==> flow/design.v <==
module fullAdder(sum,cout,a,b,cin);
output sum,cout;
input a,b,cin;
wire m,n,o;
xor(m,a,b);
and(n,a,b);
xor(sum,m,cin);
and(o,m,cin);
or(cout,o,n);
endmodule 
module mux2to1(out, sel, in1 ,in2);
output out;
input sel,in1,in2;
wire a,b,c;
not(a,sel);
nand(b,in1,a);
nand(c,sel,in2);
nand(out,b,c);
endmodule
module carryLookAheadAdder4bit(sum, cout, a, b, c0);
output [3:0] sum;
output cout;
input [3:0] a,b;
input c0;
wire p0,p1,p2,p3,p0not,p1not,p2not,p3not;
wire g0,g1,g2,g3,g0not,g1not,g2not,g3not;
wire c1,c2,c3,c0not;
not(c0not,c0);
nand(g0not,a[0],b[0]);
not(g0,g0not);
xnor(p0not,a[0],b[0]);
not(p0,p0not);
nand(g1not,a[1],b[1]);
not(g1,g1not);
xnor(p1not,a[1],b[1]);
not(p1,p1not);
nand(g2not,a[2],b[2]);
not(g2,g2not);
xnor(p2not,a[2],b[2]);
not(p2,p2not);
nand(g3not,a[3],b[3]);
not(g3,g3not);
xnor(p3not,a[3],b[3]);
not(p3,p3not);
cy1 carry1(.c1(c1),.p0(p0),.c0(c0),.g0not(g0not));
cy2 carry2(.c2(c2),.p0(p0),.p1(p1),.c0not(c0not),.g0(g0),.g1not(g1not));
cy3 carry3(.c3(c3),.p1(p1),.p2(p2),.p0not(p0not),.c0(c0),.g0not(g0not),.g1(g1),.g2not(g2not));
cy4 carry4(.c4(cout),.p2(p2),.p3(p3),.p1(p1),.p0(p0),.c0not(c0not),.g0(g0),.g1(g1),.g2(g2),.g3(g3));
xor(sum[0],p0,c0);
xor(sum[1],p1,c1);
xor(sum[2],p2,c2);
xor(sum[3],p3,c3);
endmodule 
module cy1(c1,p0,c0,g0not);
output c1;
input p0,c0,g0not;
wire a;
nand(a,p0,c0);
nand(c1,a,g0not);
endmodule
module cy2(c2,p0,p1,c0not,g0,g1not);
output c2;
input p0,p1,c0not,g0,g1not;
wire a,b,c,d;
nand(a,p0,p1);
nor(c,a,c0not);
nand(b,p1,g0);
nand(d,b,g1not);
or(c2,c,d);
endmodule
module cy3(c3,p1,p2,p0not,c0,g0not,g1,g2not);
output c3;
input p1,p2,p0not,c0,g0not,g1,g2not;
wire a,b,c,e,f,g,h;
nand(a,p1,p2);
or(g,a,g0not);
nand(b,p2,g1);
nor(c,a,p0not);
nand(e,b,g2not);
nand(f,c,c0);
nand(h,f,g);
or(c3,h,e);
endmodule 
module cy4(c4,p2,p3,p1,p0,c0not,g0,g1,g2,g3);
output c4;
input p2,p3,p1,p0,c0not,g0,g1,g2,g3;
wire a,b,c,d,e,f,g,h,i,j,k,l,m;
and(a,p3,g2);
and(b,p3,p2);
nand(c,p3,p2);
nand(d,p1,g0);
nand(e,p3,p2);
nand(f,p1,p0);
nor(g,g3,a);
nand(h,b,g1);
or(i,c,d);
or(j,e,f);
and(k,h,i);
or(l,j,c0not);
and(m,k,l);
nand(c4,g,m);
endmodule 
module carrySlelectAdder4bit (sum, cout, a, b, cin);
output [3:0] sum;
output cout;
input [3:0] a,b;
input cin;
wire [3:0] sum_0, sum_1;
wire cout_0, cout_1;
carryLookAheadAdder4bit cla0(sum_0[3:0], cout_0, a, b, 1'b0);
carryLookAheadAdder4bit cla1(sum_1[3:0], cout_1, a, b, 1'b1);
mux2to1 m0(sum[0], cin, sum_0[0], sum_1[0]);
mux2to1 m1(sum[1], cin, sum_0[1], sum_1[1]);
mux2to1 m2(sum[2], cin, sum_0[2], sum_1[2]);
mux2to1 m3(sum[3], cin, sum_0[3], sum_1[3]);
mux2to1 m4(cout, cin, cout_0, cout_1);
endmodule
module carrySelectAdder28bit(sum, in1, in2);
output [27:0] sum;
input wire [26:0] in1; 
input wire [27:0] in2;
wire [27:0] in1_padded;
assign in1_padded[26:0] = in1;
assign in1_padded[27] = in1[26];
wire c0,c1,c2,c3,c4,c5,c6,cout;
carrySlelectAdder4bit cla0(sum[3:0], c0, in1_padded[3:0], in2[3:0], 1'b0);
carrySlelectAdder4bit cla1(sum[7:4], c1, in1_padded[7:4], in2[7:4], c0);
carrySlelectAdder4bit cla2(sum[11:8], c2, in1_padded[11:8], in2[11:8], c1);
carrySlelectAdder4bit cla3(sum[15:12], c3, in1_padded[15:12], in2[15:12], c2);
carrySlelectAdder4bit cla4(sum[19:16], c4, in1_padded[19:16], in2[19:16], c3);
carrySlelectAdder4bit cla5(sum[23:20], c5, in1_padded[23:20], in2[23:20], c4);
carrySlelectAdder4bit cla6(sum[27:24], c6, in1_padded[27:24], in2[27:24], c5);
endmodule
module carrySelectAdder32bit(sum, in1, in2);
output [31:0] sum;
input [31:0] in1, in2;
wire c0,c1,c2,c3,c4,c5,c6,cout;
carrySlelectAdder4bit cla0(sum[3:0], c0, in1[3:0], in2[3:0], 1'b0);
carrySlelectAdder4bit cla1(sum[7:4], c1, in1[7:4], in2[7:4], c0);
carrySlelectAdder4bit cla2(sum[11:8], c2, in1[11:8], in2[11:8], c1);
carrySlelectAdder4bit cla3(sum[15:12], c3, in1[15:12], in2[15:12], c2);
carrySlelectAdder4bit cla4(sum[19:16], c4, in1[19:16], in2[19:16], c3);
carrySlelectAdder4bit cla5(sum[23:20], c5, in1[23:20], in2[23:20], c4);
carrySlelectAdder4bit cla6(sum[27:24], c6, in1[27:24], in2[27:24], c5);
carrySlelectAdder4bit cla7(sum[31:28], cout, in1[31:28], in2[31:28], c6);
endmodule
module carrySelectAdder40bit(sum, in1, in2);
output [39:0] sum;
input [39:0] in1, in2;
wire c0,c1,c2,c3,c4,c5,c6,c7,c8,cout;
carrySlelectAdder4bit cla0(sum[3:0], c0, in1[3:0], in2[3:0], 1'b0);
carrySlelectAdder4bit cla1(sum[7:4], c1, in1[7:4], in2[7:4], c0);
carrySlelectAdder4bit cla2(sum[11:8], c2, in1[11:8], in2[11:8], c1);
carrySlelectAdder4bit cla3(sum[15:12], c3, in1[15:12], in2[15:12], c2);
carrySlelectAdder4bit cla4(sum[19:16], c4, in1[19:16], in2[19:16], c3);
carrySlelectAdder4bit cla5(sum[23:20], c5, in1[23:20], in2[23:20], c4);
carrySlelectAdder4bit cla6(sum[27:24], c6, in1[27:24], in2[27:24], c5);
carrySlelectAdder4bit cla7(sum[31:28], c7, in1[31:28], in2[31:28], c6);
carrySlelectAdder4bit cla8(sum[35:32], c8, in1[35:32], in2[35:32], c7);
carrySlelectAdder4bit cla9(sum[39:36], cout, in1[39:36], in2[39:36], c8);
endmodule
module carrySaveAdder32bit(sum,carry,in1,in2,in3);
output [31:0] sum, carry;
input [31:0] in1, in2, in3;
wire garbage;
assign carry[0] = 1'b0;
fullAdder f0(.sum(sum[0]),.cout(carry[1]),.a(in1[0]),.b(in2[0]),.cin(in3[0]));
fullAdder f1(.sum(sum[1]),.cout(carry[2]),.a(in1[1]),.b(in2[1]),.cin(in3[1]));
fullAdder f2(.sum(sum[2]),.cout(carry[3]),.a(in1[2]),.b(in2[2]),.cin(in3[2]));
fullAdder f3(.sum(sum[3]),.cout(carry[4]),.a(in1[3]),.b(in2[3]),.cin(in3[3]));
fullAdder f4(.sum(sum[4]),.cout(carry[5]),.a(in1[4]),.b(in2[4]),.cin(in3[4]));
fullAdder f5(.sum(sum[5]),.cout(carry[6]),.a(in1[5]),.b(in2[5]),.cin(in3[5]));
fullAdder f6(.sum(sum[6]),.cout(carry[7]),.a(in1[6]),.b(in2[6]),.cin(in3[6]));
fullAdder f7(.sum(sum[7]),.cout(carry[8]),.a(in1[7]),.b(in2[7]),.cin(in3[7]));
fullAdder f8(.sum(sum[8]),.cout(carry[9]),.a(in1[8]),.b(in2[8]),.cin(in3[8]));
fullAdder f9(.sum(sum[9]),.cout(carry[10]),.a(in1[9]),.b(in2[9]),.cin(in3[9]));
fullAdder f10(.sum(sum[10]),.cout(carry[11]),.a(in1[10]),.b(in2[10]),.cin(in3[10]));
fullAdder f11(.sum(sum[11]),.cout(carry[12]),.a(in1[11]),.b(in2[11]),.cin(in3[11]));
fullAdder f12(.sum(sum[12]),.cout(carry[13]),.a(in1[12]),.b(in2[12]),.cin(in3[12]));
fullAdder f13(.sum(sum[13]),.cout(carry[14]),.a(in1[13]),.b(in2[13]),.cin(in3[13]));
fullAdder f14(.sum(sum[14]),.cout(carry[15]),.a(in1[14]),.b(in2[14]),.cin(in3[14]));
fullAdder f15(.sum(sum[15]),.cout(carry[16]),.a(in1[15]),.b(in2[15]),.cin(in3[15]));
fullAdder f16(.sum(sum[16]),.cout(carry[17]),.a(in1[16]),.b(in2[16]),.cin(in3[16]));
fullAdder f17(.sum(sum[17]),.cout(carry[18]),.a(in1[17]),.b(in2[17]),.cin(in3[17]));
fullAdder f18(.sum(sum[18]),.cout(carry[19]),.a(in1[18]),.b(in2[18]),.cin(in3[18]));
fullAdder f19(.sum(sum[19]),.cout(carry[20]),.a(in1[19]),.b(in2[19]),.cin(in3[19]));
fullAdder f20(.sum(sum[20]),.cout(carry[21]),.a(in1[20]),.b(in2[20]),.cin(in3[20]));
fullAdder f21(.sum(sum[21]),.cout(carry[22]),.a(in1[21]),.b(in2[21]),.cin(in3[21]));
fullAdder f22(.sum(sum[22]),.cout(carry[23]),.a(in1[22]),.b(in2[22]),.cin(in3[22]));
fullAdder f23(.sum(sum[23]),.cout(carry[24]),.a(in1[23]),.b(in2[23]),.cin(in3[23]));
fullAdder f24(.sum(sum[24]),.cout(carry[25]),.a(in1[24]),.b(in2[24]),.cin(in3[24]));
fullAdder f25(.sum(sum[25]),.cout(carry[26]),.a(in1[25]),.b(in2[25]),.cin(in3[25]));
fullAdder f26(.sum(sum[26]),.cout(carry[27]),.a(in1[26]),.b(in2[26]),.cin(in3[26]));
fullAdder f27(.sum(sum[27]),.cout(carry[28]),.a(in1[27]),.b(in2[27]),.cin(in3[27]));
fullAdder f28(.sum(sum[28]),.cout(carry[29]),.a(in1[28]),.b(in2[28]),.cin(in3[28]));
fullAdder f29(.sum(sum[29]),.cout(carry[30]),.a(in1[29]),.b(in2[29]),.cin(in3[29]));
fullAdder f30(.sum(sum[30]),.cout(carry[31]),.a(in1[30]),.b(in2[30]),.cin(in3[30]));
fullAdder f31(.sum(sum[31]),.cout(garbage),.a(in1[31]),.b(in2[31]),.cin(in3[31]));
endmodule 
module boothEncoderDecoder(PPIJ, BIP1, BI, BIM1, AJ, AJM1);
output PPIJ;
input BIP1, BI, BIM1, AJ, AJM1;
wire a,b,c,d,e,f,g,h,i;
xor(a,BI,BIM1);
xor(b,BIP1,BI);
xor(c,BIP1,AJM1);
xor(d,BI,BIM1);
xor(e,BIP1,AJ);
nand(f,b,c);
nand(g,d,e);
nor(h,a,f);
not(i,h);
nand(PPIJ,i,g);
endmodule  
module partialProductGenerator(PP, neg, MD, MRIP1, MRI, MRIM1);
output [17:0] PP;
output neg;
input [15:0] MD;
input MRIP1, MRI, MRIM1;
boothEncoderDecoder PP0(PP[0], MRIP1, MRI, MRIM1, MD[0], 1'b0);
boothEncoderDecoder PP1(PP[1], MRIP1, MRI, MRIM1, MD[1], MD[0]);
boothEncoderDecoder PP2(PP[2], MRIP1, MRI, MRIM1, MD[2], MD[1]);
boothEncoderDecoder PP3(PP[3], MRIP1, MRI, MRIM1, MD[3], MD[2]);
boothEncoderDecoder PP4(PP[4], MRIP1, MRI, MRIM1, MD[4], MD[3]);
boothEncoderDecoder PP5(PP[5], MRIP1, MRI, MRIM1, MD[5], MD[4]);
boothEncoderDecoder PP6(PP[6], MRIP1, MRI, MRIM1, MD[6], MD[5]);
boothEncoderDecoder PP7(PP[7], MRIP1, MRI, MRIM1, MD[7], MD[6]);
boothEncoderDecoder PP8(PP[8], MRIP1, MRI, MRIM1, MD[8], MD[7]);
boothEncoderDecoder PP9(PP[9], MRIP1, MRI, MRIM1, MD[9], MD[8]);
boothEncoderDecoder PP10(PP[10], MRIP1, MRI, MRIM1, MD[10], MD[9]);
boothEncoderDecoder PP11(PP[11], MRIP1, MRI, MRIM1, MD[11], MD[10]);
boothEncoderDecoder PP12(PP[12], MRIP1, MRI, MRIM1, MD[12], MD[11]);
boothEncoderDecoder PP13(PP[13], MRIP1, MRI, MRIM1, MD[13], MD[12]);
boothEncoderDecoder PP14(PP[14], MRIP1, MRI, MRIM1, MD[14], MD[13]);
boothEncoderDecoder PP15(PP[15], MRIP1, MRI, MRIM1, MD[15], MD[14]);
boothEncoderDecoder PP16(PP[16], MRIP1, MRI, MRIM1, MD[15], MD[15]);
boothEncoderDecoder PP17(PP[17], MRIP1, MRI, MRIM1, MD[15], MD[15]);
getNegBit n0(neg,MD[15],PP[17],MRIP1, MRI, MRIM1);
endmodule
module getNegBit(neg,MD_MSB, PP_MSB,MRIP1, MRI, MRIM1);
output neg;
input MRIP1, MRI, MRIM1, MD_MSB, PP_MSB;
wire all_1, all_0, a,b,c,d,e,f;
nand(a,MRIP1,MRI);
not(b,MRIM1);
nor(all_1,a,b);
nor(c,MRIP1,MRI);
not(d,MRIM1);
and(all_0,c,d);
nor(e,all_0,all_1);
xor(f,PP_MSB,MD_MSB);
and(neg,e,f);
endmodule
module generatePartialProducts(PP0,PP1,PP2,PP3,PP4,PP5,PP6,PP7,PP8,neg,MD,MR);
output [17:0] PP0,PP1,PP2,PP3,PP4,PP5,PP6,PP7,PP8;
output [7:0] neg;
input [15:0] MD, MR;
wire not_used;
partialProductGenerator P0(PP0, neg[0], MD, MR[1], MR[0], 1'b0);
partialProductGenerator P1(PP1, neg[1], MD, MR[3], MR[2], MR[1]);
partialProductGenerator P2(PP2, neg[2], MD, MR[5], MR[4], MR[3]);
partialProductGenerator P3(PP3, neg[3], MD, MR[7], MR[6], MR[5]);
partialProductGenerator P4(PP4, neg[4], MD, MR[9], MR[8], MR[7]);
partialProductGenerator P5(PP5, neg[5], MD, MR[11], MR[10], MR[9]);
partialProductGenerator P6(PP6, neg[6], MD, MR[13], MR[12], MR[11]);
partialProductGenerator P7(PP7, neg[7], MD, MR[15], MR[14], MR[13]);
partialProductGenerator P8(PP8, not_used, MD, MR[15] ,MR[15], MR[15]);
endmodule
module mac_16bit(out_rounded,md,mr,clk,rst);
output reg [26:0] out_rounded;
input [15:0] md,mr;               
input clk,rst;
reg [15:0] MD,MR;
reg [39:0] acc;
wire [39:0] mult_out;
wire [17:0] PP0,PP1,PP2,PP3,PP4,PP5,PP6,PP7,PP8;
reg [31:0] PP0_reg,PP1_reg,PP2_reg,PP3_reg,PP4_reg,PP5_reg,PP6_reg,PP7_reg,PP8_reg;
wire [31:0] PP0_FULL,PP1_FULL,PP2_FULL,PP3_FULL,PP4_FULL,PP5_FULL,PP6_FULL,PP7_FULL,PP8_FULL;
wire [7:0] neg;
wire [31:0] sum0,carry0,sum1,carry1,sum2,carry2,sum3,carry3,sum4,carry4,sum5,carry5,sum6,carry6;
wire [39:0] new_acc;
reg [2:0] setup_count;
reg setup_completed;
reg [8:0] count;
generatePartialProducts PP(.PP0(PP0),.PP1(PP1),.PP2(PP2),.PP3(PP3),.PP4(PP4),.PP5(PP5),.PP6(PP6),.PP7(PP7),.PP8(PP8),.neg(neg),.MD(MD),.MR(MR));
genvar i;
assign PP0_FULL[16:0] = PP0;
for(i=31; i>16; i=i-1) begin
  assign PP0_FULL[i] = PP0_FULL[16];
end
assign PP1_FULL[18:2] = PP1;
for(i=31; i>18; i=i-1) begin
  assign PP1_FULL[i] = PP1_FULL[18];
end
assign PP1_FULL[1] = 1'b0;
assign PP1_FULL[0] = neg[0];
assign PP2_FULL[20:4] = PP2;
for(i=31; i>20; i=i-1) begin
  assign PP2_FULL[i] = PP2_FULL[20];
end
assign PP2_FULL[3] = 1'b0;
assign PP2_FULL[2] = neg[1];
for(i=0; i<2; i=i+1) begin
  assign PP2_FULL[i] = 1'b0;
end
assign PP3_FULL[22:6] = PP3;
for(i=31; i>22; i=i-1) begin
  assign PP3_FULL[i] = PP3_FULL[22];
end
assign PP3_FULL[5] = 1'b0;
assign PP3_FULL[4] = neg[2];
for(i=0; i<4; i=i+1) begin
  assign PP3_FULL[i] = 1'b0;
end
assign PP4_FULL[24:8] = PP4;
for(i=31; i>24; i=i-1) begin
  assign PP4_FULL[i] = PP4_FULL[24];
end
assign PP4_FULL[7] = 1'b0;
assign PP4_FULL[6] = neg[3];
for(i=0; i<6; i=i+1) begin
  assign PP4_FULL[i] = 1'b0;
end
assign PP5_FULL[26:10] = PP5;
for(i=31; i>26; i=i-1) begin
  assign PP5_FULL[i] = PP5_FULL[26];
end
assign PP5_FULL[9] = 1'b0;
assign PP5_FULL[8] = neg[4];
for(i=0; i<8; i=i+1) begin
  assign PP5_FULL[i] = 1'b0;
end
assign PP6_FULL[28:12] = PP6;
for(i=31; i>28; i=i-1) begin
  assign PP6_FULL[i] = PP6_FULL[28];
end
assign PP6_FULL[11] = 1'b0;
assign PP6_FULL[10] = neg[5];
for(i=0; i<10; i=i+1) begin
  assign PP6_FULL[i] = 1'b0;
end
assign PP7_FULL[30:14] = PP7;
assign PP7_FULL[31] = PP7_FULL[30];
assign PP7_FULL[13] = 1'b0;
assign PP7_FULL[12] = neg[6];
for(i=0; i<12; i=i+1) begin
  assign PP7_FULL[i] = 1'b0;
end
assign PP8_FULL[31:16] = PP8[15:0];
assign PP8_FULL[15] = 1'b0;
assign PP8_FULL[14] = neg[7];
for(i=0; i<14; i=i+1) begin
  assign PP8_FULL[i] = 1'b0;
end
carrySaveAdder32bit csa0(.sum(sum0),.carry(carry0),.in1(PP0_reg),.in2(PP1_reg),.in3(PP2_reg));
carrySaveAdder32bit csa1(.sum(sum1),.carry(carry1),.in1(PP3_reg),.in2(PP4_reg),.in3(PP5_reg));
carrySaveAdder32bit csa2(.sum(sum2),.carry(carry2),.in1(PP6_reg),.in2(PP7_reg),.in3(PP8_reg));
carrySaveAdder32bit csa3(.sum(sum3),.carry(carry3),.in1(sum0),.in2(carry0),.in3(sum1));
carrySaveAdder32bit csa4(.sum(sum4),.carry(carry4),.in1(carry1),.in2(sum2),.in3(carry2));
carrySaveAdder32bit csa5(.sum(sum5),.carry(carry5),.in1(sum3),.in2(carry3),.in3(sum4));
carrySaveAdder32bit csa6(.sum(sum6),.carry(carry6),.in1(sum5),.in2(carry5),.in3(carry4));
carrySelectAdder32bit cla0(.sum(mult_out[31:0]), .in1(sum6), .in2(carry6));
for(i=32; i<40; i=i+1) begin
  assign mult_out[i] = mult_out[31];
end
carrySelectAdder40bit cla1(.sum(new_acc), .in1(mult_out), .in2(acc));
wire a,b,c,d,e,f,g,h,j,k,l,m,OR;
wire up_down_select;
nor(a,acc[1],acc[0]);
nor(b,acc[3],acc[2]);
nor(c,acc[5],acc[4]);
nor(d,acc[7],acc[6]);
nor(e,acc[9],acc[8]);
nor(f,acc[11],acc[10]);
and(g,a,b);
and(h,c,d);
and(m,e,f);
and(j,h,m);
nand(OR,g,j);
nand(k,acc[12],acc[13]);
nand(l,acc[12],OR);
nand(up_down_select,k,l);
wire [27:0] out_up;
wire [26:0] out_rounded_wire;
carrySelectAdder28bit add0(out_up, acc[39:13], 28'b0000000000000000000000000001);
mux2to1 m0(out_rounded_wire[0], up_down_select, acc[13], out_up[0]);
mux2to1 m1(out_rounded_wire[1], up_down_select, acc[14], out_up[1]);
mux2to1 m2(out_rounded_wire[2], up_down_select, acc[15], out_up[2]);
mux2to1 m3(out_rounded_wire[3], up_down_select, acc[16], out_up[3]);
mux2to1 m4(out_rounded_wire[4], up_down_select, acc[17], out_up[4]);
mux2to1 m5(out_rounded_wire[5], up_down_select, acc[18], out_up[5]);
mux2to1 m6(out_rounded_wire[6], up_down_select, acc[19], out_up[6]);
mux2to1 m7(out_rounded_wire[7], up_down_select, acc[20], out_up[7]);
mux2to1 m8(out_rounded_wire[8], up_down_select, acc[21], out_up[8]);
mux2to1 m9(out_rounded_wire[9], up_down_select, acc[22], out_up[9]);
mux2to1 m10(out_rounded_wire[10], up_down_select, acc[23], out_up[10]);
mux2to1 m11(out_rounded_wire[11], up_down_select, acc[24], out_up[11]);
mux2to1 m12(out_rounded_wire[12], up_down_select, acc[25], out_up[12]);
mux2to1 m13(out_rounded_wire[13], up_down_select, acc[26], out_up[13]);
mux2to1 m14(out_rounded_wire[14], up_down_select, acc[27], out_up[14]);
mux2to1 m15(out_rounded_wire[15], up_down_select, acc[28], out_up[15]);
mux2to1 m16(out_rounded_wire[16], up_down_select, acc[29], out_up[16]);
mux2to1 m17(out_rounded_wire[17], up_down_select, acc[30], out_up[17]);
mux2to1 m18(out_rounded_wire[18], up_down_select, acc[31], out_up[18]);
mux2to1 m19(out_rounded_wire[19], up_down_select, acc[32], out_up[19]);
mux2to1 m20(out_rounded_wire[20], up_down_select, acc[33], out_up[20]);
mux2to1 m21(out_rounded_wire[21], up_down_select, acc[34], out_up[21]);
mux2to1 m22(out_rounded_wire[22], up_down_select, acc[35], out_up[22]);
mux2to1 m23(out_rounded_wire[23], up_down_select, acc[36], out_up[23]);
mux2to1 m24(out_rounded_wire[24], up_down_select, acc[37], out_up[24]);
mux2to1 m25(out_rounded_wire[25], up_down_select, acc[38], out_up[25]);
mux2to1 m26(out_rounded_wire[26], up_down_select, acc[39], out_up[26]);
always @ (posedge clk)
begin
if(setup_count == 3 && !setup_completed && rst)
begin
setup_completed <= 1;
MD <= md;
MR <= mr;
PP0_reg <= PP0_FULL;
PP1_reg <= PP1_FULL;
PP2_reg <= PP2_FULL;
PP3_reg <= PP3_FULL;
PP4_reg <= PP4_FULL;
PP5_reg <= PP5_FULL;
PP6_reg <= PP6_FULL;
PP7_reg <= PP7_FULL;
PP8_reg <= PP8_FULL;
acc <= new_acc;
out_rounded <= out_rounded_wire;
count <= 1;
end
else if(!setup_completed && rst)
begin
MD <= md;
MR <= mr;
PP0_reg <= PP0_FULL;
PP1_reg <= PP1_FULL;
PP2_reg <= PP2_FULL;
PP3_reg <= PP3_FULL;
PP4_reg <= PP4_FULL;
PP5_reg <= PP5_FULL;
PP6_reg <= PP6_FULL;
PP7_reg <= PP7_FULL;
PP8_reg <= PP8_FULL;
acc <= new_acc;
out_rounded <= out_rounded_wire;
setup_count <= setup_count + 1;
end
if(count != 0 && rst)
begin
MD <= md;
MR <= mr;
PP0_reg <= PP0_FULL;
PP1_reg <= PP1_FULL;
PP2_reg <= PP2_FULL;
PP3_reg <= PP3_FULL;
PP4_reg <= PP4_FULL;
PP5_reg <= PP5_FULL;
PP6_reg <= PP6_FULL;
PP7_reg <= PP7_FULL;
PP8_reg <= PP8_FULL;
acc <= new_acc;
count <= count + 1;
out_rounded <= out_rounded_wire;
end
if(!rst)
begin
acc <= 0;
MD <= 0;
MR <= 0;
out_rounded <= 0;
setup_count <= 0;
setup_completed <= 0;
count <= 0;
PP0_reg <= 0;
PP1_reg <= 0;
PP2_reg <= 0;
PP3_reg <= 0;
PP4_reg <= 0;
PP5_reg <= 0;
PP6_reg <= 0;
PP7_reg <= 0;
PP8_reg <= 0;
end
if(count == 256)
begin
acc <= 0;
out_rounded <= 0;
setup_count <= 1;
setup_completed <= 0;
count <= 0;
PP0_reg <= 0;
PP1_reg <= 0;
PP2_reg <= 0;
PP3_reg <= 0;
PP4_reg <= 0;
PP5_reg <= 0;
PP6_reg <= 0;
PP7_reg <= 0;
PP8_reg <= 0;
end
end
endmodule
==> flow/run.sh <==
#!/bin/bash
# the make line also repeats each setting of config.mk as NAME=value (left out here)
make -C /OpenROAD-flow-scripts/flow DESIGN_CONFIG=/design/flow/config.mk WORK_HOME=/design/flow/orfs CLKGATE_MAP_FILE= finish
==> flow/config.mk <==
export PLATFORM = sky130hd
export DESIGN_NAME = mac_16bit
export DESIGN_NICKNAME = mac_16bit
export VERILOG_FILES = /design/flow/design.v
export SDC_FILE = /design/flow/constraint.sdc
export NUM_CORES = 4
export LEC_CHECK = 0
export ABC_AREA = 1
export CAP_MARGIN = 20
export CELL_PAD_IN_SITES_GLOBAL_PLACEMENT = 2
export CORE_ASPECT_RATIO = 1.05
export CORE_MARGIN = 2
export CORE_UTILIZATION = 40
export CTS_CLUSTER_SIZE = 68
export GPL_ROUTABILITY_DRIVEN = 0
export GPL_TIMING_DRIVEN = 1
export HOLD_SLACK_MARGIN = 0.22
export MAX_ROUTING_LAYER = met5
export SETUP_SLACK_MARGIN = 0.14
export SLEW_MARGIN = 5
export TNS_END_PERCENT = 75
==> flow/constraint.sdc <==
create_clock -name core_clock -period 9.72 [get_ports {clk}]
set_input_delay 1.9440 -clock core_clock [delete_from_list [all_inputs] [get_ports {clk}]]
set_output_delay 1.9440 -clock core_clock [all_outputs]
set_load 0.01 [all_outputs]
==> results of run 1 <==
-- final cells by class --
type / instances / area share
repair buffers: 81 / 0.0363
multi-input cells: 1714 / 0.578
well taps: 637 / 0.0361
inverters: 403 / 0.0687
clock inverters: 13 / 0.00617
flip-flops and latches: 256 / 0.232
clock buffers: 46 / 0.0428
-- through the flow --
| stage | cells | setup slack (ns) | util |
|---|---|---|---|
| finish | 3150 | 2.95 | 0.450 |
| global route | 3150 | 2.41 | 0.450 |
| CTS | 3149 | 2.92 | 0.449 |
| detailed placement | 3090 | 2.96 | 0.427 |
| global placement | 3090 | 3.08 | 0.427 |
| floorplan | 2499 | 3.69 | - |
-- routing by layer --
metal / track usage / vias up
met5: 0 / -
met4: 0.0526 / 0
met3: 0.0289 / 59
met2: 0.344 / 221
met1: 0.300 / 7340
li1: - / 8053
==> metrics.cfg, run 1 <==
[route]
highest_layer=met4
vias_per_cell=4.98
antenna_cells_inserted=0
drt-initial-drc-count=902
wl_met3_mm=1.81
drt_wl_total_mm=53.8
wl_met1_mm=27.0
drc=0
dr.pass1.iters=6
wl_per_cell_um=17.1
route.met2.wl_mm=23.8
ant_nets=0
via_count=15700

[global_route]
antenna_found_initial=0
grt_pass1_wl_mm=86.6
overflow=0
grt_pass1_vias=15500
grt_max_degree=194
grt_usage=0.213

[setup_path]
startpoint=PP0_reg[30]
worstSetupEndpoint=acc[39]
crit_buf_inv=6
start_kind=flip-flop
path_delay_family=adder cells
crit_cells=26
r2r_cells=26
rr_endpoint=acc[39]
criticalPathCategory=reg2reg
critPathRequiredTime_ns=10.16
reg2reg_slack_ns=2.95
crit_top_cell=inv_1
crit_fanout=8
arrival_ns=7.21
cp_slowest_cell=fa_1
cp-end-kind=flip-flop
r2r_start=PP0_reg[30]
cpPeakStageDelay_ns=0.81

[hold_path]
min_to=setup_count[2]
holdCritStartpoint=setup_count[2]
hold_depth=2
hold_class=reg2reg

[placed_design]
post-dp-hpwl_mm=39.8
post_dp_cell_area_sq_mm=0.0210
place.port_buffers=60

[synthesis]
syn_area_sq_mm=0.0199
synth_cell_types=53
ys_ff=256
mux_share=0.00169
top_cells_by_count=inv_1, nor2_1, dfxtp_1, o21ai_0, nand2_1
ys_cells=2499
simple_gate_share=0.136
yosysWarnings=1
ys_sh_adder=0.242
fp_nets=2838
ys_sh_aoi=0.164
synth-edff-count=0
yosysTopAreaCell=dfxtp_1
xor_share=0.0961
postSynthCellCount=2499
async_reset_ff_frac=0
flop_cell=dfxtp_1
synth.most_common_cell=inv_1
ys_chip_area_sq_mm=0.0199
area_leaders=dfxtp_1, fa_1, ha_1, inv_1, xnor2_1
synthTopLogicFamily=adder cells
syn_avg_cell_area_sq_um=7.98
ys_seq_frac=0.257
yosysTopAreaCellShare=0.257

[sta]
tightest_slew_ns=1.04
finalCritPeriodShare=0.697
period_minus_slack_ns=6.77
setup_viol_count_final=0
rsz0062_at_grt=no
fin_hold_ws_ns=0.462
hold_viol=0
setup-tns-final_ns=0
clock_skew_ns=0.0226
final_max_slew_viol_count=0
max_slew_margin=0.309
max_freq_mhz=148

[die]
die_area_sq_mm=0.0517
fp-utilization=0.406
ios=61
die_width_um=222
rows=83
fp.dieH_um=233
design.core.area_sq_mm=0.0491

[cells_and_area]
flop_area_sq_mm=0.00512
fillers=5054
nets=2829
logic_area_sq_mm=0.0128
fin_area_sq_mm=0.0221
area_growth_pct=10.8

[outcome]
status=timing/DRC/antenna clean

[run]
warnings=79
max-cap-violations=0

[clock_tree]
clock_latency_ns=0.55
post_cts_resized=0
cts.clk_slew.worst_paths_ns=0.06
cts_max_level=2
cts.sinks=256
cts_tree=done
hold_buffers=0
cts_buffers=34
cts_max_path_buffers=3
root_buffer=clkbuf_16
cts_setup_buffers=0

==> run 2: changes to the inputs <==
ABC_AREA = not set   (was 1)
CAP_MARGIN = 25   (was 20)
CELL_PAD_IN_SITES_DETAIL_PLACEMENT = 2   (was not set)
CELL_PAD_IN_SITES_GLOBAL_PLACEMENT = not set   (was 2)
CORE_ASPECT_RATIO = 0.97   (was 1.05)
CORE_UTILIZATION = 18   (was 40)
CTS_CLUSTER_SIZE = 45   (was 68)
GPL_ROUTABILITY_DRIVEN = not set   (was 0)
HOLD_SLACK_MARGIN = not set   (was 0.22)
MAX_ROUTING_LAYER = met4   (was met5)
MIN_ROUTING_LAYER = met2   (was not set)
PLACE_DENSITY_LB_ADDON = 0.16   (was not set)
SETUP_SLACK_MARGIN = not set   (was 0.14)
SLEW_MARGIN = 20   (was 5)
TNS_END_PERCENT = not set   (was 75)
clock period = 11.8 ns   (was 9.72 ns; I/O delays follow)
==> metrics.cfg, run 2 <==
[outcome]
status=timing/DRC/antenna clean

[placed_design]
gp_congestion=0.855
place_inst=3813  ; +23%
place.port_buffers=60  ; unchanged
post_dp_cell_area_sq_mm=0.0224  ; +6.8%
dpl_worst_slack_ns=4.01  ; +1.05 ns
post-dp-hpwl_mm=52.2  ; +31%

[die]
design.core.area_sq_mm=0.112  ; +130%
fp-utilization=0.182  ; -0.224
rows=121  ; +46%
die_width_um=346  ; +56%
fp.dieH_um=335  ; +44%
die_area_sq_mm=0.116  ; +120%
ios=61  ; unchanged

[setup_path]
rr_endpoint=acc[37]
reg2reg_slack_ns=4.04  ; +1.09 ns
worstSetupEndpoint=acc[37]
path_delay_family=adder cells
r2r_start=PP2_reg[13]
start_kind=flip-flop
cp_slowest_cell=a2111oi_0
cp-end-kind=flip-flop
crit_buf_inv=2  ; -4
crit_cells=27  ; +3.8%
cpPeakStageDelay_ns=0.58  ; -0.23 ns
arrival_ns=8.25  ; +1.04 ns
criticalPathCategory=reg2reg
startpoint=PP2_reg[13]
r2r_cells=27  ; +3.8%
critPathRequiredTime_ns=12.29  ; +2.13 ns
crit_fanout=5  ; -3

[synthesis]
ys_chip_area_sq_mm=0.0204  ; +2.1%
mux_share=0.0139  ; +0.0123
ys_cells=2446  ; -2.1%
area_leaders=dfxtp_1, fa_1, ha_1, a21oi_1, nand2_1
yosysTopAreaCellShare=0.252  ; -0.00538
ys_seq_frac=0.252  ; -0.00538
yosysTopAreaCell=dfxtp_1
syn_avg_cell_area_sq_um=8.33  ; +4.4%
top_cells_by_count=nand2_1, inv_1, dfxtp_1, a21oi_1, clkbuf_1
xor_share=0.0515  ; -0.0446
synthTopLogicFamily=adder cells
ys_sh_adder=0.237  ; -0.00507
syn_area_sq_mm=0.0204  ; +2.1%
ys_sh_aoi=0.221  ; +0.0570
synth-edff-count=0  ; unchanged
ys_ff=256  ; unchanged
postSynthCellCount=2446  ; -2.1%
async_reset_ff_frac=0  ; unchanged
synth.most_common_cell=nand2_1
fp_nets=2785  ; -1.9%
flop_cell=dfxtp_1
yosysWarnings=1  ; unchanged
simple_gate_share=0.137  ; +0.000835
synth_cell_types=69  ; +30%

[sta]
tightest_slew_ns=1.06  ; +0.0257 ns
finalCritPeriodShare=0.658  ; -0.0391
fin_hold_ws_ns=0.458  ; -0.00401 ns
setup_ws_ns=4.04  ; +1.09 ns
period_minus_slack_ns=7.76  ; +0.988 ns
max_slew_margin=0.292  ; -0.0168
rsz0062_at_grt=no
setup_viol_count_final=0  ; unchanged
hold_viol=0  ; unchanged
clock_skew_ns=0.0327  ; +0.0102 ns
max_freq_mhz=129  ; -13%
setup-tns-final_ns=0  ; unchanged
final_max_slew_viol_count=0  ; unchanged

[clock_tree]
cts.clk_slew.worst_paths_ns=0.07  ; about the same
cts_buffers=38  ; +12%
cts_max_path_buffers=3  ; unchanged
cts_setup_buffers=0  ; unchanged
post_cts_resized=0  ; unchanged
clock_latency_ns=0.58  ; +0.03 ns
cts.sinks=256  ; unchanged
hold_buffers=0  ; unchanged
cts_max_level=2  ; unchanged
cts_tree=done
root_buffer=clkbuf_16

[cells_and_area]
instances_no_fill=3884  ; +23%
nets=2719  ; -3.9%
fillers=12800  ; +150%
fin_area_sq_mm=0.0237  ; +7.4%
utilization=0.212  ; -0.238
area_growth_pct=16.6

[hold_path]
hold_class=reg2reg
hold_depth=2  ; unchanged
holdCritStartpoint=PP5_reg[16]
min_to=PP5_reg[16]

[route]
drt_wl_total_mm=74.8  ; +39%
wl_per_cell_um=19.3  ; +13%
drt-initial-drc-count=2616  ; +190%
vias_per_cell=6.27  ; +26%
ant_nets=0  ; unchanged
drc=0  ; unchanged
via_count=24400  ; +55%
dr.pass1.iters=6  ; unchanged

[global_route]
grt_pass1_wl_mm=118  ; +36%
grt_max_degree=190  ; -2.1%
antenna_found_initial=0  ; unchanged
overflow=0  ; unchanged
grt_pass1_vias=29200  ; +88%
grt_usage=0.204  ; -0.00881

[run]
max-cap-violations=0  ; unchanged
warnings=76  ; -3.8%

[run 2: metal layers]
layer,global-route usage,vias to the layer above,routed length [um]
met1,-,8618,0
li1,-,8320,-
met2,0.224,7040,38400
met5,-,-,0
met3,0.281,390,33300
met4,0.0318,0,3130
[run 2: final cells by class]
class	count	area (sq um)	share of cell area
Clock inverter	15	159	0.00669
Inverter	264	991	0.0417
Sequential cell	256	5130	0.216
Multi-Input combinational cell	1715	13500	0.570
Antenna cell	2	5.00	0.000211
Timing Repair Buffer	105	988	0.0416
Clock buffer	51	1090	0.0459
Tap cell	1476	1850	0.0778
==> run 3: changes to the inputs <==
CAP_MARGIN = 5   (was 25)
CELL_PAD_IN_SITES_DETAIL_PLACEMENT = not set   (was 2)
CORE_ASPECT_RATIO = not set   (was 0.97)
CORE_UTILIZATION = 72   (was 18)
CTS_CLUSTER_SIZE = 99   (was 45)
GPL_TIMING_DRIVEN = not set   (was 1)
HOLD_SLACK_MARGIN = -0.1   (was not set)
MAX_ROUTING_LAYER = not set   (was met4)
MIN_ROUTING_LAYER = not set   (was met2)
PLACE_DENSITY_LB_ADDON = not set   (was 0.16)
SETUP_SLACK_MARGIN = 0.5   (was not set)
clock period = 3.28 ns   (was 11.8 ns; I/O delays follow)
==> metrics.cfg, run 3 <==
[run]
warnings=78  ; +2.6%
max-cap-violations=0  ; unchanged

[sta]
finalCritPeriodShare=2.25  ; +1.59
final_max_slew_viol_count=0  ; unchanged
max_freq_mhz=136  ; +5.4%
rsz0062_at_grt=yes
setup_viol_count_final=35  ; +35
max_slew_margin=0.257  ; -0.0354
clock_skew_ns=0.0271  ; -0.00559 ns
hold_viol=0  ; unchanged
tightest_slew_ns=1.11  ; +0.0491 ns
setup_ws_ns=-4.09  ; -8.13 ns
period_minus_slack_ns=7.37  ; -0.395 ns
fin_hold_ws_ns=0.451  ; -0.00715 ns

[clock_tree]
cts.sinks=256  ; unchanged
root_buffer=clkbuf_16
cts.clk_slew.worst_paths_ns=0.08  ; about the same
cts_tree=done
cts_buffers=29  ; -24%
cts_max_path_buffers=3  ; unchanged
hold_buffers=0  ; unchanged
cts_max_level=1  ; -1
clock_latency_ns=0.60  ; +0.02 ns

[synthesis]
flop_cell=dfxtp_1
ys_chip_area_sq_mm=0.0204  ; unchanged
ys_sh_aoi=0.221  ; unchanged
top_cells_by_count=nand2_1, inv_1, dfxtp_1, a21oi_1, clkbuf_1
ys_cells=2446  ; unchanged
area_leaders=dfxtp_1, fa_1, ha_1, a21oi_1, nand2_1
yosysWarnings=1  ; unchanged
postSynthCellCount=2446  ; unchanged
ys_seq_frac=0.252  ; unchanged
ys_sh_adder=0.237  ; unchanged
simple_gate_share=0.137  ; unchanged
yosysTopAreaCell=dfxtp_1
synth_cell_types=69  ; unchanged
ys_ff=256  ; unchanged
fp_nets=2785  ; unchanged
syn_avg_cell_area_sq_um=8.33  ; unchanged
synth.most_common_cell=nand2_1
async_reset_ff_frac=0  ; unchanged
mux_share=0.0139  ; unchanged
synth-edff-count=0  ; unchanged
syn_area_sq_mm=0.0204  ; unchanged
xor_share=0.0515  ; unchanged
yosysTopAreaCellShare=0.252  ; unchanged
synthTopLogicFamily=adder cells

[cells_and_area]
utilization=0.901  ; +0.689
fillers=1200  ; -91%
instances_no_fill=2982  ; -23%
nets=2918  ; +7.3%
area_growth_pct=22.9

[setup_path]
arrival_ns=7.82  ; -0.43 ns
reg2reg_slack_ns=-4.09  ; -8.13 ns
crit_fanout=5  ; unchanged
cp-end-kind=flip-flop
crit_top_cell=ha_4
rr_endpoint=acc[35]
path_delay_family=AND-OR/OR-AND gates
cpPeakStageDelay_ns=0.56  ; -0.02 ns
r2r_cells=30  ; +11%
criticalPathCategory=reg2reg
r2r_start=PP1_reg[9]
cp_slowest_cell=fa_1
startpoint=PP1_reg[9]
worstSetupEndpoint=acc[35]
crit_cells=30  ; +11%
crit_buf_inv=5  ; +3
start_kind=flip-flop
critPathRequiredTime_ns=3.73  ; -8.56 ns

[global_route]
grt_pass1_vias=19100  ; -35%
grt_pass1_wl_mm=99.0  ; -16%
grt_max_degree=100  ; -47%
antenna_found_initial=9  ; +9
overflow=0  ; unchanged
grt_usage=0.421  ; +0.217

[route]
ant_nets=0  ; unchanged
via_count=21200  ; -13%
dr.pass1.iters=12  ; +6
drt_wl_total_mm=76.7  ; +2.5%
drt-initial-drc-count=4201  ; +61%
drc=0  ; unchanged
vias_per_cell=7.09  ; +13%
wl_per_cell_um=25.7  ; +34%

[die]
rows=61  ; -50%
design.core.area_sq_mm=0.0278  ; -75%
ios=61  ; unchanged
fp-utilization=0.733  ; +0.552
die_width_um=172  ; -50%
fp.dieH_um=172  ; -49%
die_area_sq_mm=0.0297  ; -74%

[placed_design]
place_inst=2891  ; -24%
place.port_buffers=60  ; unchanged
gp_congestion=0.899  ; +5.1%
dpl_worst_slack_ns=-3.53  ; -7.53 ns
post-dp-hpwl_mm=39.9  ; -24%

[outcome]
violations=negative setup slack
status=complete, but fails checks

[hold_path]
hold_depth=2  ; unchanged
hold_class=reg2reg
min_to=PP5_reg[18]
holdCritStartpoint=PP5_reg[18]

## run 3: repair_timing
item,4_1_cts,5_1_grt
pin swaps,59,76
hold endpoints to repair,0,0
endpoints found under the setup margin,46,83
gates resized,85,98
buffers inserted,22,13
## run 3: area by class of cell
class	instances	area (sq um)	share of cell area
Inverter	264	993	0.0397
Timing Repair Buffer	313	2740	0.110
Antenna cell	4	10.0	0.000400
Clock inverter	18	226	0.00905
Multi-Input combinational cell	1715	14700	0.585
Clock buffer	34	774	0.0309
Sequential cell	256	5160	0.206
Tap cell	378	473	0.0189
## run 3: stage by stage
stage | setup TNS (ns) | instance area (sq um)
2_1_floorplan | -59.97 | 20900
3_3_place_gp | -73.19 | 23000
3_5_place_dp | -77.71 | 23000
4_1_cts | -79.58 | 24500
5_1_grt | -112.47 | 25000
6_report | -109.34 | 25000
## run 3: routing by layer
metal	wire length, um	vias up	track usage
met5	541	-	0
met4	6390	22	0.204
met3	10700	659	0.0771
met2	33300	1873	0.712
met1	25800	9826	0.521
li1	-	8774	-
==> run 4: changes to the inputs <==
CAP_MARGIN = 20   (was 5)
CELL_PAD_IN_SITES_DETAIL_PLACEMENT = 2   (was not set)
CELL_PAD_IN_SITES_GLOBAL_PLACEMENT = 1   (was not set)
CORE_MARGIN = 5   (was 2)
CORE_UTILIZATION = 50   (was 72)
CTS_CLUSTER_SIZE = 100   (was 99)
GPL_TIMING_DRIVEN = 0   (was not set)
HOLD_SLACK_MARGIN = not set   (was -0.1)
MAX_ROUTING_LAYER = met5   (was not set)
PLACE_DENSITY = 0.68   (was not set)
SETUP_SLACK_MARGIN = 0.93   (was 0.5)
SLEW_MARGIN = 30   (was 20)
clock period = 3.81 ns   (was 3.28 ns; I/O delays follow)
==> metrics.cfg, run 4 <==
[synthesis]
ys_seq_frac=0.252  ; unchanged
flop_cell=dfxtp_1
postSynthCellCount=2446  ; unchanged
xor_share=0.0515  ; unchanged
ys_sh_adder=0.237  ; unchanged
top_cells_by_count=nand2_1, inv_1, dfxtp_1, a21oi_1, clkbuf_1
ys_sh_aoi=0.221  ; unchanged
syn_avg_cell_area_sq_um=8.33  ; unchanged
synth-edff-count=0  ; unchanged
synth.most_common_cell=nand2_1
async_reset_ff_frac=0  ; unchanged
syn_area_sq_mm=0.0204  ; unchanged
area_leaders=dfxtp_1, fa_1, ha_1, a21oi_1, nand2_1
synthTopLogicFamily=adder cells
ys_ff=256  ; unchanged
yosysTopAreaCellShare=0.252  ; unchanged
fp_nets=2785  ; unchanged
synth_cell_types=69  ; unchanged
yosysWarnings=1  ; unchanged
mux_share=0.0139  ; unchanged
yosysTopAreaCell=dfxtp_1
ys_chip_area_sq_mm=0.0204  ; unchanged
ys_cells=2446  ; unchanged
simple_gate_share=0.137  ; unchanged

[die]
ios=61  ; unchanged
fp.dieH_um=212  ; +23%
die_area_sq_mm=0.0449  ; +51%
rows=74  ; +21%
fp-utilization=0.502  ; -0.231
design.core.area_sq_mm=0.0406  ; +46%
die_width_um=212  ; +23%

[outcome]
stop_error=[ERROR DPL-0033] detailed placement checks failed during check placement.
lastStage=3_5_place_dp
status=aborted with a tool error

[placed_design]
place.port_buffers=59  ; -1.7%
gp_congestion=1.01  ; +12%

==> run 4: through the flow <==
step           cell area (sq um)  std cells  worst slack (ns)
2_1_floorplan              20900       2446             -2.40
3_3_place_gp               22200       3037             -3.67
==> run 5: changes to the inputs <==
ABC_AREA = 1   (was not set)
CELL_PAD_IN_SITES_DETAIL_PLACEMENT = not set   (was 2)
CELL_PAD_IN_SITES_GLOBAL_PLACEMENT = 0   (was 1)
CORE_ASPECT_RATIO = 0.98   (was not set)
CORE_MARGIN = 2   (was 5)
CORE_UTILIZATION = 68   (was 50)
CTS_CLUSTER_DIAMETER = 233   (was not set)
CTS_CLUSTER_SIZE = not set   (was 100)
GPL_ROUTABILITY_DRIVEN = 0   (was not set)
GPL_TIMING_DRIVEN = not set   (was 0)
MAX_ROUTING_LAYER = not set   (was met5)
MIN_ROUTING_LAYER = met1   (was not set)
PLACE_DENSITY = not set   (was 0.68)
SETUP_SLACK_MARGIN = 1.82   (was 0.93)
SLEW_MARGIN = 20   (was 30)
TNS_END_PERCENT = 70   (was not set)
clock period = 7.72 ns   (was 3.81 ns; I/O delays follow)
==> metrics.cfg, run 5 <==
[setup_path]
worstSetupEndpoint=acc[36]
crit_top_cell=nand3_4
critPathRequiredTime_ns=8.23
crit_cells=31
startpoint=PP2_reg[14]
crit_buf_inv=6
r2r_cells=31
path_delay_family=adder cells
arrival_ns=6.39
cp-end-kind=flip-flop
cp_slowest_cell=fa_1
rr_endpoint=acc[36]
crit_fanout=5
cpPeakStageDelay_ns=0.58
reg2reg_slack_ns=1.83
start_kind=flip-flop
criticalPathCategory=reg2reg
r2r_start=PP2_reg[14]

[synthesis]
yosysTopAreaCell=dfxtp_1
yosysWarnings=1  ; unchanged
ys_sh_adder=0.242  ; +0.00507
area_leaders=dfxtp_1, fa_1, ha_1, inv_1, xnor2_1
xor_share=0.0961  ; +0.0446
synth_cell_types=53  ; -23%
syn_area_sq_mm=0.0199  ; -2.1%
ys_sh_aoi=0.164  ; -0.0570
async_reset_ff_frac=0  ; unchanged
ys_ff=256  ; unchanged
yosysTopAreaCellShare=0.257  ; +0.00538
top_cells_by_count=inv_1, nor2_1, dfxtp_1, o21ai_0, nand2_1
mux_share=0.00169  ; -0.0123
simple_gate_share=0.136  ; -0.000835
synthTopLogicFamily=adder cells
ys_chip_area_sq_mm=0.0199  ; -2.1%
postSynthCellCount=2499  ; +2.2%
fp_nets=2838  ; +1.9%
ys_seq_frac=0.257  ; +0.00538
ys_cells=2499  ; +2.2%
syn_avg_cell_area_sq_um=7.98  ; -4.2%
synth-edff-count=0  ; unchanged
flop_cell=dfxtp_1
synth.most_common_cell=inv_1

[die]
fp.dieH_um=174  ; -18%
die_area_sq_mm=0.0307  ; -32%
design.core.area_sq_mm=0.0291  ; -28%
rows=62  ; -16%
ios=61  ; unchanged
die_width_um=177  ; -16%
fp-utilization=0.686  ; +0.183

[placed_design]
post-dp-hpwl_mm=34.2
place.port_buffers=60  ; +1.7%
post_dp_cell_area_sq_mm=0.0206
dpl_worst_slack_ns=1.21
place_inst=2831

[global_route]
grt_usage=0.313
grt_pass1_vias=15800
antenna_found_initial=0
grt_max_degree=206
grt_pass1_wl_mm=78.3
overflow=0

[sta]
finalCritPeriodShare=0.763
clock_skew_ns=0.0125
final_max_slew_viol_count=0
fin_hold_ws_ns=0.468
hold_viol=0
max_freq_mhz=170
rsz0062_at_grt=yes
setup_viol_count_final=0
period_minus_slack_ns=5.89
tightest_slew_ns=0.993
setup-tns-final_ns=0
setup_ws_ns=1.83
max_slew_margin=0.337

[run]
max-cap-violations=0
warnings=80

[route]
vias_per_cell=5.75
ant_nets=0
wl_per_cell_um=17.2
drt_wl_total_mm=50.2
dr.pass1.iters=7
drt-initial-drc-count=1343
via_count=16700
antenna_cells_inserted=0
drc=0

[hold_path]
holdCritStartpoint=setup_count[2]
hold_depth=2
min_to=setup_count[2]
hold_class=reg2reg

[clock_tree]
cts_max_path_buffers=3
hold_buffers=0
cts_max_level=1
cts.sinks=256
root_buffer=clkbuf_16
cts_tree=done
cts.clk_slew.worst_paths_ns=0.06
clock_latency_ns=0.57
cts_buffers=29

[outcome]
status=timing/DRC/antenna clean

[cells_and_area]
area_growth_pct=14.2
nets=2845
utilization=0.783
fillers=2041
instances_no_fill=2913
fin_area_sq_mm=0.0228

==> run 5: area by class of cell <==
cell class              count  area [sq um]  share of cell area
clock buffers              37           796              0.0350
flip-flops and latches    256          5140               0.226
inverters                 403          1530              0.0670
well taps                 384           480              0.0211
repair buffers            102          1010              0.0442
multi-input cells        1714         13600               0.597
clock inverters            17           221             0.00973
==> run 5: timing repair <==
item / CTS / global route
gates resized: 48 / 134
setup buffers: 9 / 17
setup endpoints to repair: 19 / 22
pin swaps: 27 / 61
==> run 5: metal layers <==
metal | track usage | share of wire | vias to the layer above
met5 | 0 | 0 | -
met2 | 0.495 | 0.46 | 587
met1 | 0.441 | 0.44 | 7973
met3 | 0.0478 | 0.068 | 110
li1 | - | - | 8078
met4 | 0.102 | 0.034 | 0
==> run 6: changes to the inputs <==
CORE_ASPECT_RATIO = 0.74   (was 0.98)
CORE_UTILIZATION = 71   (was 68)
CTS_CLUSTER_DIAMETER = not set   (was 233)
CTS_CLUSTER_SIZE = 79   (was not set)
PLACE_DENSITY_LB_ADDON = 0.01   (was not set)
SETUP_SLACK_MARGIN = -0.29   (was 1.82)
clock period = 5.17 ns   (was 7.72 ns; I/O delays follow)
==> metrics.cfg, run 6 <==
[outcome]
status=complete, but fails checks
violations=negative setup slack

[sta]
final_max_slew_viol_count=0  ; unchanged
period_minus_slack_ns=6.12  ; +0.229 ns
max_freq_mhz=163  ; -3.7%
fin_hold_ws_ns=0.466  ; -0.00165 ns
finalCritPeriodShare=1.18  ; +0.420
clock_skew_ns=0.0196  ; +0.00703 ns
setup_viol_count_final=25  ; +25
max_slew_margin=0.151  ; -0.185
hold_viol=0  ; unchanged
rsz0062_at_grt=yes
tightest_slew_ns=1.27  ; +0.280 ns
setup_ws_ns=-0.947  ; -2.78 ns

[run]
max-cap-violations=0  ; unchanged
warnings=81  ; +1.3%

[clock_tree]
cts_buffers=27  ; -6.9%
cts.clk_slew.worst_paths_ns=0.06  ; about the same
root_buffer=clkbuf_16
cts_max_path_buffers=3  ; unchanged
cts_max_level=1  ; unchanged
hold_buffers=0  ; unchanged
cts_tree=done
clock_latency_ns=0.59  ; +0.02 ns
cts.sinks=256  ; unchanged

[global_route]
overflow=0  ; unchanged
grt_pass1_vias=18200  ; +15%
grt_usage=0.385  ; +0.0719
grt_max_degree=261  ; +27%
antenna_found_initial=0  ; unchanged
grt_pass1_wl_mm=90.7  ; +16%

[placed_design]
place.port_buffers=60  ; unchanged
post-dp-hpwl_mm=37.8  ; +11%

[cells_and_area]
fillers=1404  ; -31%
utilization=0.876  ; +0.0930
nets=2992  ; +5.2%
area_growth_pct=20.6

[synthesis]
async_reset_ff_frac=0  ; unchanged
ys_sh_aoi=0.164  ; unchanged
top_cells_by_count=inv_1, nor2_1, dfxtp_1, o21ai_0, nand2_1
ys_cells=2499  ; unchanged
synth-edff-count=0  ; unchanged
area_leaders=dfxtp_1, fa_1, ha_1, inv_1, xnor2_1
postSynthCellCount=2499  ; unchanged
syn_avg_cell_area_sq_um=7.98  ; unchanged
yosysTopAreaCell=dfxtp_1
ys_seq_frac=0.257  ; unchanged
ys_ff=256  ; unchanged
synth_cell_types=53  ; unchanged
mux_share=0.00169  ; unchanged
simple_gate_share=0.136  ; unchanged
synth.most_common_cell=inv_1
yosysTopAreaCellShare=0.257  ; unchanged
synthTopLogicFamily=adder cells
syn_area_sq_mm=0.0199  ; unchanged
fp_nets=2838  ; unchanged
ys_chip_area_sq_mm=0.0199  ; unchanged
ys_sh_adder=0.242  ; unchanged
yosysWarnings=1  ; unchanged
flop_cell=dfxtp_1
xor_share=0.0961  ; unchanged

[setup_path]
crit_top_cell=nand3_4
worstSetupEndpoint=acc[38]
crit_fanout=5  ; unchanged
cp_slowest_cell=fa_1
cp-end-kind=flip-flop
critPathRequiredTime_ns=5.65  ; -2.58 ns
rr_endpoint=acc[38]
cpPeakStageDelay_ns=0.54  ; -0.04 ns
crit_cells=31  ; unchanged
criticalPathCategory=reg2reg
crit_buf_inv=6  ; unchanged
reg2reg_slack_ns=-0.95  ; -2.78 ns
arrival_ns=6.60  ; +0.21 ns
start_kind=flip-flop
r2r_start=PP5_reg[15]
startpoint=PP5_reg[15]
path_delay_family=adder cells
r2r_cells=31  ; unchanged

[die]
design.core.area_sq_mm=0.0275  ; -5.6%
fp.dieH_um=148  ; -15%
ios=61  ; unchanged
rows=52  ; -16%
die_width_um=199  ; +12%
die_area_sq_mm=0.0295  ; -4.1%
fp-utilization=0.726  ; +0.0408

[route]
drt_wl_total_mm=62.5  ; +24%
drt-initial-drc-count=2270  ; +69%
drc=0  ; unchanged
vias_per_cell=6.25  ; +8.8%
via_count=19100  ; +14%
wl_per_cell_um=20.5  ; +19%
dr.pass1.iters=6  ; -1
ant_nets=0  ; unchanged
antenna_cells_inserted=0  ; unchanged

[hold_path]
min_to=setup_count[1]
hold_depth=2  ; unchanged
holdCritStartpoint=setup_count[1]
hold_class=reg2reg

## run 6: layout make-up
cell class | count | area, sq um | share of cell area
Multi-Input combinational cell | 1714 | 13800 | 0.574
Sequential cell | 256 | 5140 | 0.214
Timing Repair Buffer | 251 | 2110 | 0.0878
Inverter | 403 | 1530 | 0.0635
Clock buffer | 36 | 769 | 0.0320
Tap cell | 378 | 473 | 0.0197
Clock inverter | 11 | 203 | 0.00843
## run 6: layer usage
layer | vias up | GRT usage | part of all wire
li1 | 8379 | - | -
met5 | - | 0 | 0
met4 | 0 | 0.165 | 0.070
met2 | 1378 | 0.637 | 0.46
met1 | 8887 | 0.485 | 0.36
met3 | 426 | 0.0891 | 0.11
## run 6: timing repair
item                       CTS  global route
setup buffers                8             9
pin swaps                   73            78
setup endpoints to repair   23            26
gates resized               85           126
## run 6: stage by stage
step	setup slack [ns]	TNS, ns	std cells	area (sq um)
2_1_floorplan	-0.284	-3.26	2499	20200
3_3_place_gp	-0.542	-8.70	2986	22000
3_5_place_dp	-0.787	-14.34	2986	22000
4_1_cts	-0.558	-9.44	3040	23400
5_1_grt	-1.10	-21.71	3049	24000
6_report	-0.947	-16.27	3049	24000
==> run 7: changes to the inputs <==
CORE_MARGIN = 7   (was 2)
CORE_UTILIZATION = 40   (was 71)
CTS_CLUSTER_DIAMETER = 84   (was not set)
CTS_CLUSTER_SIZE = 19   (was 79)
MIN_ROUTING_LAYER = met2   (was met1)
SETUP_SLACK_MARGIN = not set   (was -0.29)
SLEW_MARGIN = 25   (was 20)
clock period = 7.72 ns   (was 5.17 ns; I/O delays follow)
==> metrics.cfg, run 7 <==
[outcome]
status=timing/DRC/antenna clean

[clock_tree]
root_buffer=clkbuf_16
cts_tree=done
cts.clk_slew.worst_paths_ns=0.09  ; +0.03 ns
clock_latency_ns=0.59  ; about the same
cts_buffers=21  ; -22%
cts_max_level=1  ; unchanged
hold_buffers=0  ; unchanged
cts_max_path_buffers=3  ; unchanged
cts.sinks=256  ; unchanged

[die]
fp-utilization=0.404  ; -0.322
design.core.area_sq_mm=0.0493  ; +80%
fp.dieH_um=206  ; +39%
die_area_sq_mm=0.0564  ; +91%
rows=70  ; +35%
die_width_um=274  ; +38%
ios=61  ; unchanged

[route]
drc=0  ; unchanged
drt_wl_total_mm=57.9  ; -7.4%
ant_nets=0  ; unchanged
wl_per_cell_um=18.5  ; -9.9%
vias_per_cell=7.12  ; +14%
drt-initial-drc-count=2781  ; +23%
via_count=22300  ; +17%
dr.pass1.iters=8  ; +2

[synthesis]
flop_cell=dfxtp_1
yosysTopAreaCellShare=0.257  ; unchanged
ys_sh_adder=0.242  ; unchanged
ys_chip_area_sq_mm=0.0199  ; unchanged
ys_cells=2499  ; unchanged
ys_ff=256  ; unchanged
synth.most_common_cell=inv_1
fp_nets=2838  ; unchanged
ys_seq_frac=0.257  ; unchanged
postSynthCellCount=2499  ; unchanged
async_reset_ff_frac=0  ; unchanged
ys_sh_aoi=0.164  ; unchanged
synthTopLogicFamily=adder cells
syn_area_sq_mm=0.0199  ; unchanged
simple_gate_share=0.136  ; unchanged
yosysTopAreaCell=dfxtp_1
syn_avg_cell_area_sq_um=7.98  ; unchanged
synth_cell_types=53  ; unchanged
area_leaders=dfxtp_1, fa_1, ha_1, inv_1, xnor2_1
mux_share=0.00169  ; unchanged
xor_share=0.0961  ; unchanged
synth-edff-count=0  ; unchanged
top_cells_by_count=inv_1, nor2_1, dfxtp_1, o21ai_0, nand2_1
yosysWarnings=1  ; unchanged

[sta]
finalCritPeriodShare=0.892  ; -0.291
period_minus_slack_ns=6.89  ; +0.770 ns
setup_viol_count_final=0  ; -100%
max_slew_margin=0.290  ; +0.138
rsz0062_at_grt=no
clock_skew_ns=0.0258  ; +0.00624 ns
setup-tns-final_ns=0  ; +16.27 ns
max_freq_mhz=145  ; -11%
tightest_slew_ns=1.06  ; -0.213 ns
hold_viol=0  ; unchanged
final_max_slew_viol_count=0  ; unchanged

[run]
warnings=76  ; -6.2%
max-cap-violations=0  ; unchanged

[placed_design]
place_inst=3099  ; +3.8%
post-dp-hpwl_mm=41.3  ; +9.4%
place.port_buffers=60  ; unchanged

[setup_path]
crit_fanout=8  ; +3
r2r_cells=26  ; -16%
rr_endpoint=acc[39]
crit_cells=26  ; -16%
cp_slowest_cell=fa_2
crit_buf_inv=6  ; unchanged
startpoint=PP0_reg[30]
reg2reg_slack_ns=0.83  ; +1.78 ns
start_kind=flip-flop
criticalPathCategory=reg2reg
arrival_ns=7.36  ; +0.76 ns
cp-end-kind=flip-flop
path_delay_family=adder cells
cpPeakStageDelay_ns=0.76  ; +0.22 ns
critPathRequiredTime_ns=8.19  ; +2.54 ns
crit_top_cell=inv_1
r2r_start=PP0_reg[30]
worstSetupEndpoint=acc[39]

[global_route]
grt_pass1_wl_mm=89.5  ; -1.3%
grt_max_degree=158  ; -39%
overflow=0  ; unchanged
antenna_found_initial=0  ; unchanged
grt_usage=0.303  ; -0.0821
grt_pass1_vias=24300  ; +33%

[hold_path]
holdCritStartpoint=setup_count[2]
hold_class=reg2reg
min_to=setup_count[2]
hold_depth=2  ; unchanged

[cells_and_area]
fillers=5087  ; +260%
instances_no_fill=3135  ; +2.8%
area_growth_pct=8.87
nets=2814  ; -5.9%

-- run 7: through the flow --
step                      utilization  instance area [sq um]  setup slack, ns  hold slack (ns)
after global placement          0.425                  21000            0.825            0.452
after floorplan                     -                  19900             1.69            0.439
after CTS                       0.440                  21700            0.749            0.464
after global routing            0.440                  21700            0.110            0.485
final                           0.440                  21700            0.833            0.462
after detailed placement        0.425                  21000            0.797            0.452
-- run 7: per-layer routing --
metal / up-vias / track usage / share of wire
li1: 7947 / - / -
met1: 8240 / - / 0
met2: 5762 / 0.326 / 0.48
met3: 355 / 0.464 / 0.45
met4: 26 / 0.0322 / 0.047
met5: - / 0.139 / 0.015
-- run 7: repair_timing --
action	CTS	global route
buffers inserted	0	0
hold endpoints to repair	0	0
setup endpoints to repair	0	4
resized	0	1
-- run 7: cell type report --
| cell class | count | area (sq um) | area share |
|---|---|---|---|
| multi-input combinational | 1714 | 12800 | 0.588 |
| sequential | 256 | 5130 | 0.236 |
| inverter | 403 | 1520 | 0.0699 |
| tap | 648 | 811 | 0.0373 |
| timing repair buffer | 79 | 781 | 0.0360 |
| clock buffer | 24 | 567 | 0.0261 |
| clock inverter | 10 | 136 | 0.00628 |
| antenna | 1 | 2.50 | 0.000115 |
